Design layer, start of the top module:
module layer #(
    parameter DATA_WIDTH = 8,                  
    parameter INPUT_SIZE = 28,                  
    parameter KERNEL_SIZE = 3,                
    parameter POOL_SIZE = 2,                    
    parameter STRIDE = 1,                          
    parameter ACTIVATION_TYPE = 1'b1,        
    parameter POOL_TYPE = 1'b1                     
)(
    input clk, global_rst, ce,
    input [DATA_WIDTH-1:0] myInput,
    input [KERNEL_SIZE*KERNEL_SIZE*DATA_WIDTH-1:0] weight,
    input [DATA_WIDTH-1:0] bias,
    output [DATA_WIDTH-1:0] data_out,
    output valid_op, 
    output end_op
);
Size: about 740 flip-flops, roughly 100 I/O pins, about 38000 sq um of cells after synthesis.
Settings: LEC_CHECK=0, ABC_AREA=0, CAP_MARGIN=20, CELL_PAD_IN_SITES_DETAIL_PLACEMENT=0, CELL_PAD_IN_SITES_GLOBAL_PLACEMENT=0, CORE_MARGIN=2, CORE_UTILIZATION=71, CTS_CLUSTER_SIZE=36, GPL_TIMING_DRIVEN=1, MAX_ROUTING_LAYER=met5, MIN_ROUTING_LAYER=met1, PLACE_DENSITY_LB_ADDON=0.28, SLEW_MARGIN=20; clock period 3.28 ns.
run.sh (not shown) runs the stock make flow with config.mk's settings and CLKGATE_MAP_FILE=.
The baseline reached the layout checks and failed them: negative setup slack.
==> next run, changes <==
- ABC_AREA: 0 -> 1
- CELL_PAD_IN_SITES_DETAIL_PLACEMENT: 0 -> unset
- CELL_PAD_IN_SITES_GLOBAL_PLACEMENT: 0 -> unset
- CORE_UTILIZATION: 71 -> 69
- CTS_CLUSTER_SIZE: 36 -> unset
- GPL_TIMING_DRIVEN: 1 -> unset
- MAX_ROUTING_LAYER: met5 -> unset
- MIN_ROUTING_LAYER: met1 -> unset
- PLACE_DENSITY_LB_ADDON: 0.28 -> unset
- clock period: 3.28 -> 2.88 ns (I/O delays scaled with it)
The changed run ran to the end with violations: negative setup slack.
Final area grows by a few percent.
Clock skew shrinks by 13 ps.
Setup slack stays flat.
Register-to-register slack got worse by 30 ps.
Synthesized cell count grows by a quarter to a third.
Via count grows by roughly a tenth.
Count of clock-buffer cells in the layout grows by 7.
Non-clock buffer count shrinks by 28.
==> next run, changes <==
- ABC_AREA: 1 -> unset
- CORE_UTILIZATION: 69 -> 61
- clock period: 2.88 -> 4.49 ns (I/O delays scaled with it)
The new run produced a clean layout.
Die size rose by a little under a tenth.
Core utilization fell by 13 points.
Total power goes down by well over a third.
First-iteration DRC count goes down by well over a third.
Via count fell by a quarter to a third.
Hold slack gets better by 150 ps.
Synthesized area came out lower by a few percent.
Setup slack improves by 980 ps.
Final area went down by roughly a tenth.
Sequential power fell by a quarter to a third.
==> next run, changes <==
- ABC_AREA: unset -> 1
- CORE_UTILIZATION: 61 -> 72
- CTS_CLUSTER_DIAMETER: unset -> 400
- PLACE_DENSITY_LB_ADDON: unset -> 0.08
- SETUP_SLACK_MARGIN: unset -> -0.2
- clock period: 4.49 -> 2.32 ns (I/O delays scaled with it)
After rerunning:
- The changed run reached the layout checks and failed them: negative setup slack
- power grows by 140%
- non-clock buffer count went up by 158
- final cell count rose by 29%
- via count is higher by 49%
- synthesized cell count climbs by 36%
- area after synthesis goes up by 5.1%
==> next run, changes <==
- CELL_PAD_IN_SITES_GLOBAL_PLACEMENT: unset -> 3
- CORE_UTILIZATION: 72 -> 52
- CTS_CLUSTER_DIAMETER: 400 -> unset
- CTS_CLUSTER_SIZE: unset -> 100
- MAX_ROUTING_LAYER: unset -> met4
- PLACE_DENSITY_LB_ADDON: 0.08 -> unset
- SETUP_SLACK_MARGIN: -0.2 -> unset
- clock period: 2.32 -> 5.0 ns (I/O delays scaled with it)
Outcome: The changed run died in global placement without I/O (3_1_place_gp_skip_io); synthesized area is unchanged; die size is higher by well over a third; synthesized cell count is unchanged.


== build 38 ==
layer again, from the RTL that the note above started with.
Design layer, start of the top module:
module layer #(
    parameter DATA_WIDTH = 8,                  
    parameter INPUT_SIZE = 28,                  
    parameter KERNEL_SIZE = 3,                
    parameter POOL_SIZE = 2,                    
    parameter STRIDE = 1,                          
    parameter ACTIVATION_TYPE = 1'b1,        
    parameter POOL_TYPE = 1'b1                     
)(
    input clk, global_rst, ce,
    input [DATA_WIDTH-1:0] myInput,
    input [KERNEL_SIZE*KERNEL_SIZE*DATA_WIDTH-1:0] weight,
    input [DATA_WIDTH-1:0] bias,
    output [DATA_WIDTH-1:0] data_out,
    output valid_op, 
    output end_op
);
    wire[DATA_WIDTH-1:0] conv_op;
    wire [DATA_WIDTH-1:0] act_op;
    wire valid_conv, end_conv;
    wire valid_pooling;
    assign valid_pooling = valid_conv && (!end_conv);
    convolver #(
        .DATA_WIDTH(DATA_WIDTH), 
        .INPUT_SIZE(INPUT_SIZE), 
        .KERNEL_SIZE(KERNEL_SIZE), 
        .STRIDE(STRIDE)
    ) conv(
        .clk(clk),
        .ce(ce),
        .global_rst(global_rst),
        .myInput(myInput),
        .weight(weight),
        .bias(bias),
        .conv_op(conv_op),
  ...
==> flow/config.mk <==
export PLATFORM = sky130hd
export DESIGN_NAME = layer
export DESIGN_NICKNAME = layer
export VERILOG_FILES = /design/flow/design.v
export SDC_FILE = /design/flow/constraint.sdc
export NUM_CORES = 4
export LEC_CHECK = 0
export ABC_AREA = 0
export CAP_MARGIN = 20
export CELL_PAD_IN_SITES_DETAIL_PLACEMENT = 0
export CELL_PAD_IN_SITES_GLOBAL_PLACEMENT = 2
export CORE_ASPECT_RATIO = 1.88
export CORE_MARGIN = 6
export CORE_UTILIZATION = 21
export CTS_CLUSTER_SIZE = 44
export GPL_TIMING_DRIVEN = 0
export HOLD_SLACK_MARGIN = 0.3
export MAX_ROUTING_LAYER = met4
export MIN_ROUTING_LAYER = met1
export PLACE_DENSITY_LB_ADDON = 0.28
export SETUP_SLACK_MARGIN = 0.68
export SLEW_MARGIN = 25
export TNS_END_PERCENT = 30
==> flow/constraint.sdc <==
create_clock -name core_clock -period 3.28 [get_ports {clk}]
set_input_delay 0.6560 -clock core_clock [delete_from_list [all_inputs] [get_ports {clk}]]
set_output_delay 0.6560 -clock core_clock [all_outputs]
set_load 0.01 [all_outputs]
| build 38 | all stages done | FAIL | negative setup slack |
diff inputs: build 38 => build 96
==> flow/config.mk <==
export PLATFORM = sky130hd
export DESIGN_NAME = layer
export DESIGN_NICKNAME = layer
export VERILOG_FILES = /design/flow/design.v
export SDC_FILE = /design/flow/constraint.sdc
export NUM_CORES = 4
export LEC_CHECK = 0
export ABC_AREA = 0
export CAP_MARGIN = 20
export CELL_PAD_IN_SITES_DETAIL_PLACEMENT = 0
export CELL_PAD_IN_SITES_GLOBAL_PLACEMENT = 0
export CORE_MARGIN = 2
export CORE_UTILIZATION = 57
export CTS_CLUSTER_SIZE = 36
export GPL_TIMING_DRIVEN = 1
export MAX_ROUTING_LAYER = met5
export MIN_ROUTING_LAYER = met1
export PLACE_DENSITY_LB_ADDON = 0.28
export SETUP_SLACK_MARGIN = 1.48
export SLEW_MARGIN = 20
==> flow/constraint.sdc <==
create_clock -name core_clock -period 5.5 [get_ports {clk}]
set_input_delay 1.1000 -clock core_clock [delete_from_list [all_inputs] [get_ports {clk}]]
set_output_delay 1.1000 -clock core_clock [all_outputs]
set_load 0.01 [all_outputs]
Every stage of the flow completed for build 96, and the final layout passed the timing, design-rule and antenna checks.
Part of the total power dissipated in the clock network (build 96 over build 38): increase, 3.1 points
Synthesized-area fraction occupied by xor and xnor cells of build 96 is on par with build 38.
| data required time at the worst endpoint | build 96 vs build 38 | 2.19 ns higher |
The wire length of the first global-routing pass of build 96 is lower than that of build 38.
Worst setup slack after placement, build 38 and build 96: higher on build 96
Modified inputs, build 33 compared to build 96
-- flow/config.mk --
<<< build 96, line 12
export CORE_MARGIN = 2
export CORE_UTILIZATION = 57
export CTS_CLUSTER_SIZE = 36
>>> build 33, line 12
export CORE_MARGIN = 2
export CORE_UTILIZATION = 71
export CTS_CLUSTER_SIZE = 36
<<< build 96, line 17
export MIN_ROUTING_LAYER = met1
export PLACE_DENSITY_LB_ADDON = 0.28
export SETUP_SLACK_MARGIN = 1.48
export SLEW_MARGIN = 20
>>> build 33, line 17
export MIN_ROUTING_LAYER = met1
export PLACE_DENSITY = 0.65
export SETUP_SLACK_MARGIN = -0.2
export SLEW_MARGIN = 20
export TNS_END_PERCENT = 5
==> flow/constraint.sdc <==
create_clock -name core_clock -period 2.49 [get_ports {clk}]
set_input_delay 0.4980 -clock core_clock [delete_from_list [all_inputs] [get_ports {clk}]]
set_output_delay 0.4980 -clock core_clock [all_outputs]
set_load 0.01 [all_outputs]
## What came out
Build 33: complete, dirty (negative setup slack)
Placed standard-cell area (build 33 over build 96): increase, 1300 sq um
Cmp build 33 and build 96 / combinational power share / higher: build 33
Sequential share of layout area (higher): build 96
Worst hold path cell count | build 33 above build 96
The lower final period utilization of build 33 and build 96 is in build 96.
Worst hold slack: build 33 vs build 96 down 0.27 ns
Re count of non-filler cells in the finished layout: build 33 is 20 down on build 96.
Build 33 vs build 96, uppermost signal routing layer after detailed routing: met5 vs met4
Power figures rest on the tool's default switching activity, not on a simulated workload.
